run 1:
// ahb
module ahb (
            hclk
           ,hresetn
           ,htrans
           ,haddr
           ,hwdata
           ,hready_in
           ,hsel
           ,hwrite
           ,hsize
           ,hresp
           ,hready_out
           ,hrdata
           ,frame_num    
           ,sample_in_frame
           ,com_2_ovl
           ,max_point_fft_core
           ,alpha
           ,quarter
           ,fft_num
           ,fft_stage_number
           ,mel_num
           ,cep_num
           ,trigger
           );
clock: 10.0 ns
lec_check: 0
cap_margin: 20
core_margin: 9
core_utilization: 40
gpl_timing_driven: 1
hold_slack_margin: -0.05
min_routing_layer: met1
place_density_lb_addon: 0.16
setup_slack_margin: 2.03
slew_margin: 20
run.sh (not shown) runs the stock make flow with config.mk's settings and CLKGATE_MAP_FILE=.
Changes in run 2 relative to run 1:
Settings: a change of CORE_MARGIN from 9 to 2; a deleted HOLD_SLACK_MARGIN that had been -0.05; a deleted PLACE_DENSITY_LB_ADDON that had been 0.16; a deleted SETUP_SLACK_MARGIN that had been 2.03; a change of GPL_TIMING_DRIVEN from 1 to 0; a change of MIN_ROUTING_LAYER from met1 to met2.
==> results <==
- Run 1 → run 2: routed length on met1 now sits lower; count of port buffers added during placement now sits lower; overall power after layout now sits higher; wire length of the first global-routing pass now sits higher.
- Summary — number of vias in the routed layout, run 2 relative to run 1: higher, by about 44%.
- Run 2 reports its largest power group as clock while run 1 reports sequential cells.
- Going from run 1 to run 2, instance area after placement grows by about 2%.
- Run 2 vs run 1 — non-clock buffer count climbed by more than 10%
- [diff] final worst setup slack, run 2 relative to run 1: regression
- Relative to run 1, share of the cycle needed by the critical path after routing has gone up in run 2.
- On number of cells on the critical path, the higher figure sits with run 2, not run 1.
Changes in run 3 relative to run 2:
Settings: putting HOLD_SLACK_MARGIN at 0.25 where nothing was set; putting CORE_ASPECT_RATIO at 1.69 where nothing was set; putting CTS_CLUSTER_SIZE at 51 where nothing was set; swapping 40 for 71 in CORE_UTILIZATION; putting PLACE_DENSITY_LB_ADDON at 0.17 where nothing was set; putting CELL_PAD_IN_SITES_GLOBAL_PLACEMENT at 3 where nothing was set.
Findings:
Flow for run 3 halted at 3_1_place_gp_skip_io, error code FLW-0024. Run 2 went all the way through the flow, and no timing, DRC or antenna check failed. Relative to run 2, the initial cell density of the core of run 3 is higher by 31 points. On run 3: standard cell core area is 43% lower than what run 2 gave. Total number of placement rows (run 3 over run 2): decrease, 1.4%. From run 2 to run 3, chip area estimate from yosys synthesis did not move at all. Run 3 improves on run 2 in die area.
diff inputs: run 3 => run 4
Settings: GPL_TIMING_DRIVEN removed (was 0); CORE_ASPECT_RATIO removed (was 1.69); CELL_PAD_IN_SITES_GLOBAL_PLACEMENT removed (was 3); HOLD_SLACK_MARGIN removed (was 0.25); PLACE_DENSITY_LB_ADDON removed (was 0.17); CTS_CLUSTER_SIZE removed (was 51); CORE_UTILIZATION changed from 71 to 58; MIN_ROUTING_LAYER removed (was met2); the clock period (ns, I/O delays scaled along) changed from 10.0 to 4.44.
==> results <==
Run 4 completed; timing, DRC and antenna clean
From run 3 to run 4 the numbers moved as follows: area of the synthesized netlist per yosys stat was more or less identical; area enclosed by the die boundary saw an increase; area after synthesis has remained practically unchanged; area of the placeable core rose 4800 sq um; die extent in y has decreased.
Area share of and-or/or-and cells after synthesis: run 4 vs run 3 identical
Reported for run 4 and run 3, count of library flops with an enable pin turned out identical to the last digit.
Compared to run 3, run 4 has initial standard-cell utilization of the core 13 points lower.
When the final numbers for run 4 and run 3 were put side by side, the number of placement rows turned out to be smaller in run 4.

Setup of v13:
ahb again, from the RTL that the note above started with.
Settings: LEC_CHECK=0, ABC_AREA=1, CAP_MARGIN=20, CORE_MARGIN=2, CORE_UTILIZATION=68, CTS_CLUSTER_SIZE=36, GPL_ROUTABILITY_DRIVEN=0, HOLD_SLACK_MARGIN=0.29, SETUP_SLACK_MARGIN=0.69, SLEW_MARGIN=20; clock period 2.47 ns.
Run status, v13: aborted in clock tree synthesis (4_1_cts), error DPL-0033
Input-level comparison between v30 and v13:
- GPL_ROUTABILITY_DRIVEN removed (was 0)
- CTS_CLUSTER_SIZE changed from 36 to 53
- ABC_AREA removed (was 1)
- HOLD_SLACK_MARGIN removed (was 0.29)
- CTS_CLUSTER_DIAMETER newly set to 248
- CORE_UTILIZATION changed from 68 to 70
- SETUP_SLACK_MARGIN removed (was 0.69)
Notes after the runs:
v30: it failed with a tool error in clock tree synthesis (4_1_cts), so there are no final results. v13 → v30: effective utilization at floorplan higher, placement-stage worst setup slack shows a reduction of 0.52 ns, share of synthesized cell area in and-or and or-and compound cells climbed 7.5 points, area after synthesis now smaller, die extent in y dropped 2.9%. Per the comparison of v30 with v13, chip area line of the yosys report fell about 3%; synthesized cell count down about 50%. Between v30 and v13, mux contribution to synthesized area is higher for v30, v13 comes in under that. Die extent in x (v30 vs. v13) decreases by a few percent.
Relative to v30, the following input files were edited for v47:
- ABC_AREA newly set to 1
- CTS_CLUSTER_DIAMETER removed (was 248)
- CORE_UTILIZATION changed from 70 to 59
- CORE_MARGIN changed from 2 to 3
- PLACE_DENSITY newly set to 0.65
- CTS_CLUSTER_SIZE changed from 53 to 68
- TNS_END_PERCENT newly set to 80
- CELL_PAD_IN_SITES_DETAIL_PLACEMENT newly set to 0
--- outcome ---
- Number of standard cells reported by yosys (v47 over v30): increase, 100%
- v47: no failed stages, no open violations at the end
- The cell count after synthesis reported for v47 is greater than that of v30 by 1110.
- Comparing pre-CTS worst setup slack for v30 and v47, the smaller number came from v30.
- Per the comparison of v47 with v30, chip area line of the yosys report went up by about 3%; total instance count after detailed placement increased by 60% relative to the old numbers; area of the core higher; and-or/or-and share of the synthesized area shrank by 7.5 points.
- Of v30 and v47, the lower total number of placement rows belongs to v30.
- Comparing v30 and v47, total die size is lower on v30.

== wip/indigo ==
Starting RTL as in the previous note.
// ahb
module ahb (
            hclk
           ,hresetn
           ,htrans
           ,haddr
           ,hwdata
           ,hready_in
           ,hsel
           ,hwrite
           ,hsize
           ,hresp
           ,hready_out
           ,hrdata
           ,frame_num    
           ,sample_in_frame
           ,com_2_ovl
           ,max_point_fft_core
           ,alpha
           ,quarter
           ,fft_num
           ,fft_stage_number
           ,mel_num
           ,cep_num
           ,trigger
           );
clock: 2.52 ns
lec_check: 0
abc_area: 1
cap_margin: 20
cell_pad_in_sites_detail_placement: 0
core_margin: 2
core_utilization: 70
cts_cluster_diameter: 361
cts_cluster_size: 49
hold_slack_margin: 0.3
setup_slack_margin: 0.29
slew_margin: 20
tns_end_percent: 80
wip/indigo never completed; the flow aborted with a tool error in 5_1_grt.
> inputs changed (wip/indigo -> wip/zinc)
# wip/indigo
export LEC_CHECK = 0
export ABC_AREA = 1
export CAP_MARGIN = 20
export CELL_PAD_IN_SITES_DETAIL_PLACEMENT = 0
export CORE_MARGIN = 2
export CORE_UTILIZATION = 70
export CTS_CLUSTER_DIAMETER = 361
export CTS_CLUSTER_SIZE = 49
export HOLD_SLACK_MARGIN = 0.3
export SETUP_SLACK_MARGIN = 0.29
export SLEW_MARGIN = 20
export TNS_END_PERCENT = 80
create_clock -name core_clock -period 2.52 [get_ports {hclk}]
# wip/zinc
export LEC_CHECK = 0
export CAP_MARGIN = 20
export CORE_MARGIN = 2
export CORE_UTILIZATION = 56
export CTS_CLUSTER_SIZE = 36
export SLEW_MARGIN = 20
create_clock -name core_clock -period 2.47 [get_ports {hclk}]
Results
- Although it ran to completion, wip/zinc produced a layout that fails the final checks because of negative setup slack.
- Seen in the log of wip/indigo: GRT-0232 during 5_1_grt, after which the run never completed.
- wip/zinc vs. wip/indigo: unique cell type count in the Yosys netlist went up by 17; mean instance size in the synthesized netlist went up by 7.0 um^2; site row count went up by about 11%; total die area went up by about 20%.
- Compared with wip/indigo, wip/zinc shows a sequential-to-total area share from yosys stat that is 1.8 points higher.
- The area share of and-or/or-and cells after synthesis number comes out higher for wip/zinc vs wip/indigo.
- Changes observed in wip/zinc relative to wip/indigo: share of flip-flops with an asynchronous set or reset stayed essentially flat, instance area at placement moved up, cell area after synthesis has decreased.
What wip/lagoon does differently from wip/zinc at the input level:
# wip/zinc
export LEC_CHECK = 0
export CAP_MARGIN = 20
export CORE_MARGIN = 2
export CORE_UTILIZATION = 56
export CTS_CLUSTER_SIZE = 36
export SLEW_MARGIN = 20
create_clock -name core_clock -period 2.47 [get_ports {hclk}]
# wip/lagoon
export LEC_CHECK = 0
export CAP_MARGIN = 20
export CORE_MARGIN = 2
export CORE_UTILIZATION = 66
export SLEW_MARGIN = 20
create_clock -name core_clock -period 7.69 [get_ports {hclk}]
==> comparison <==
- wip/lagoon: done, clean on timing, DRC and antenna
- Compared wip/lagoon vs wip/zinc, and met1 usage is up in wip/lagoon.
- Re clock power: wip/lagoon is about 70% down on wip/zinc.
- Summary of the comparison: hold slack is higher in wip/lagoon, relative to wip/zinc.
- Post-placement cell area on wip/lagoon is down relative to wip/zinc.
- Any difference in distinct cell type count after synthesis between wip/lagoon and wip/zinc is small enough to ignore.
- wip/lagoon vs wip/zinc: global placement routability congestion down by a few percent
- Between wip/zinc and wip/lagoon, post-layout net count decreased.
[inputs] wip/onyx vs wip/lagoon
# wip/lagoon
export LEC_CHECK = 0
export CAP_MARGIN = 20
export CORE_MARGIN = 2
export CORE_UTILIZATION = 66
export SLEW_MARGIN = 20
create_clock -name core_clock -period 7.69 [get_ports {hclk}]
# wip/onyx
export LEC_CHECK = 0
export CAP_MARGIN = 20
export CORE_MARGIN = 2
export CORE_UTILIZATION = 66
export SLEW_MARGIN = 20
create_clock -name core_clock -period 4.51 [get_ports {hclk}]
==> results <==
- wip/onyx has transition at the pin with the smallest max-transition slack below what wip/lagoon had.
- Diff wip/lagoon -> wip/onyx: post-route cell area now sits at about the same level, placer's final routability congestion estimate picked up an extra about 4.4%, global-route wire length before repair now sits higher, register fraction of the total cell area barely changed.
- The non-clock buffer count in wip/onyx was higher than what wip/lagoon gave.
Edits applied to the flow inputs when going from wip/onyx to wip/delta:
# wip/onyx
export LEC_CHECK = 0
export CAP_MARGIN = 20
export CORE_MARGIN = 2
export CORE_UTILIZATION = 66
export SLEW_MARGIN = 20
create_clock -name core_clock -period 4.51 [get_ports {hclk}]
# wip/delta
export LEC_CHECK = 0
export ABC_AREA = 1
export CAP_MARGIN = 20
export CORE_MARGIN = 2
export CORE_UTILIZATION = 70
export CTS_CLUSTER_DIAMETER = 400
export SLEW_MARGIN = 20
create_clock -name core_clock -period 2.75 [get_ports {hclk}]
Results
- wip/delta did not make it past 5_1_grt, where a tool error ended it.
- Placement row count shrinks slightly when moving from wip/onyx to wip/delta.
- Looking at mux share of post-synthesis cell area across wip/onyx and wip/delta, the one that comes out lower is wip/delta.
- When wip/delta is set beside wip/onyx, its vertical die dimension turns out to be 1.3% smaller.
- Relative to wip/onyx, mean instance size in the synthesized netlist has decreased by about 50% in wip/delta.
- From wip/onyx to wip/delta the numbers moved as follows: half-perimeter wire length of the detailed placement result increased about 30%; sequential share of the synthesized area lower; area share of and/or/nand/nor cells after synthesis saw an increase.
Setup changes, wip/delta to wip/umber
# wip/delta
export LEC_CHECK = 0
export ABC_AREA = 1
export CAP_MARGIN = 20
export CORE_MARGIN = 2
export CORE_UTILIZATION = 70
export CTS_CLUSTER_DIAMETER = 400
export SLEW_MARGIN = 20
create_clock -name core_clock -period 2.75 [get_ports {hclk}]
# wip/umber
export LEC_CHECK = 0
export CAP_MARGIN = 20
export CORE_MARGIN = 2
export CORE_UTILIZATION = 68
export CTS_CLUSTER_SIZE = 32
export SLEW_MARGIN = 20
create_clock -name core_clock -period 2.47 [get_ports {hclk}]
Results
wip/umber never completed, since it errored out during 4_1_cts.
Taking wip/delta as the reference, in wip/umber fraction of synthesized area in multiplexers increased by 23 points relative to the old numbers; placed instance area increased by about 1.2% relative to the old numbers; tally of unique sky130hd cells used after synthesis increased by 17 relative to the old numbers.
wip/umber vs wip/delta: average instance area after synthesis up by more than half
Cell count after synthesis went down by more than half going from wip/delta to wip/umber.
Looking at placer's final routability congestion estimate, wip/umber sits about 9% lower than wip/delta does.
Diff wip/umber and wip/delta: yosys stat chip area lower in wip/umber
Row post-placement worst setup slack: wip/umber lower / wip/delta higher
For wip/umber, the top logic cell family in the synthesized netlist was multiplexers, unlike wip/delta, where it was simple AND/OR/NAND/NOR gates.
wip/umber has total standard cell area after synthesis below what wip/delta had.

harbor:
ahb again, from the RTL that the note above started with.
Settings: LEC_CHECK=0, ABC_AREA=1, CAP_MARGIN=20, CORE_MARGIN=2, CORE_UTILIZATION=56, CTS_CLUSTER_SIZE=36, HOLD_SLACK_MARGIN=0.29, SETUP_SLACK_MARGIN=0.58, SLEW_MARGIN=20; clock period 2.47 ns.
diff inputs: harbor => maple
Settings: ABC_AREA: 1 -> unset; SETUP_SLACK_MARGIN: 0.58 -> -0.25; CTS_CLUSTER_SIZE: 36 -> 32; HOLD_SLACK_MARGIN: 0.29 -> unset; CORE_UTILIZATION: 56 -> 67; CTS_CLUSTER_DIAMETER: unset -> 363.
--- outcome ---
maple finished all stages; layout check result: FAIL, due to setup timing.
On clock-buffer cell count: maple sits below harbor.
Comparing maple and harbor, non-clock buffer count in the final layout is lower on harbor.
maple and harbor ended up with nearly the same I/O pin count.
Modified inputs, sierra compared to maple
Settings: ABC_AREA newly set to 1; SETUP_SLACK_MARGIN changed from -0.25 to 0.65; CORE_UTILIZATION changed from 67 to 59; CTS_CLUSTER_DIAMETER removed (was 363); CTS_CLUSTER_SIZE changed from 32 to 53.
Notes after the runs:
Of maple and sierra, only sierra never reached the final stage.
sierra did not finish: a tool error stopped it during global routing.
Note that the synthesized cell count recorded for sierra amounts to 2.0 times the value seen in maple.
When sierra is measured against maple, its number of instances resized during post-cts repair turns out 660 higher.
Pre-CTS setup slack ended up 0.51 ns higher on sierra than on maple.
On mux share of post-synthesis cell area, the lower figure sits with sierra, not maple.
What garnet does differently from sierra at the input level:
Settings: removing SETUP_SLACK_MARGIN (formerly 0.65); setting CELL_PAD_IN_SITES_DETAIL_PLACEMENT to 0 for the first time; changing CORE_UTILIZATION from 59 to 70; setting PLACE_DENSITY to 0.65 for the first time; changing ABC_AREA from 1 to 0; changing CTS_CLUSTER_SIZE from 53 to 33; changing CORE_MARGIN from 2 to 3; setting TNS_END_PERCENT to 80 for the first time.
## What came out
- Compared with sierra, garnet shows core utilization at floorplan higher by 12 points.
- Compared with sierra, garnet shows a synthesized area that is 3.1% lower.
- In the metrics for garnet and sierra, the one carrying the higher width of the chip is sierra.
- Post-place instance area across garnet and sierra: no real change.
- Total cell area reported by yosys after synthesis in garnet is 500 sq um lower than in sierra
- garnet: die area lower than sierra
- Diff sierra -> garnet: area of the core went down about 19%, sequential area share after synthesis went up 1.8 points.
- Compared to sierra, garnet has final estimated routing congestion in global placement 0.025 lower.
- In the summary table, garnet is marked failed, with error DPL-0038 raised in clock tree synthesis.
- Taking sierra as the reference, in garnet synthesized netlist cell count shows a reduction of 1110, complex-gate fraction of the synthesized area now larger.

Starting RTL as in the previous note.
make LEC_CHECK=0 CAP_MARGIN=20 CELL_PAD_IN_SITES_GLOBAL_PLACEMENT=1 CORE_MARGIN=2 CORE_UTILIZATION=31 CTS_CLUSTER_DIAMETER=162 SLEW_MARGIN=20 finish   # period 2.58 ns
The starting point produced a layout that fails on setup timing.
Rerun with:
- ABC_AREA: unset -> 1
- CELL_PAD_IN_SITES_GLOBAL_PLACEMENT: 1 -> unset
- CORE_UTILIZATION: 31 -> 68
- CTS_CLUSTER_DIAMETER: 162 -> 311
- clock period: 2.58 -> 2.62 ns (I/O delays scaled with it)
The changed run died in global routing.
Synthesized cell count is higher by about 100%.
Area after synthesis increases by 3.2%.
Die size is lower by about 50%.
Rerun with:
- CORE_UTILIZATION: 68 -> 59
- CTS_CLUSTER_DIAMETER: 311 -> unset
- CTS_CLUSTER_SIZE: unset -> 93
- SETUP_SLACK_MARGIN: unset -> 0.64
- clock period: 2.62 -> 2.75 ns (I/O delays scaled with it)
Outcome: The changed run finished clean. Die size rose by 15%. Synthesized area does not change. Synthesized cell count is unchanged.
Rerun with:
- ABC_AREA: 1 -> unset
- CORE_UTILIZATION: 59 -> 61
- CTS_CLUSTER_SIZE: 93 -> 32
- SETUP_SLACK_MARGIN: 0.64 -> unset
- clock period: 2.75 -> 2.47 ns (I/O delays scaled with it)
After rerunning:
- Now the flow finished but failed the layout checks on setup timing
- setup slack is worse by 0.99 ns
- routed wire length rose by 20%
- via count came out lower by about 9%
- cell area went up by 7.8%
- combinational power goes up by about 24%
Power figures rest on the tool's default switching activity, not on a simulated workload.
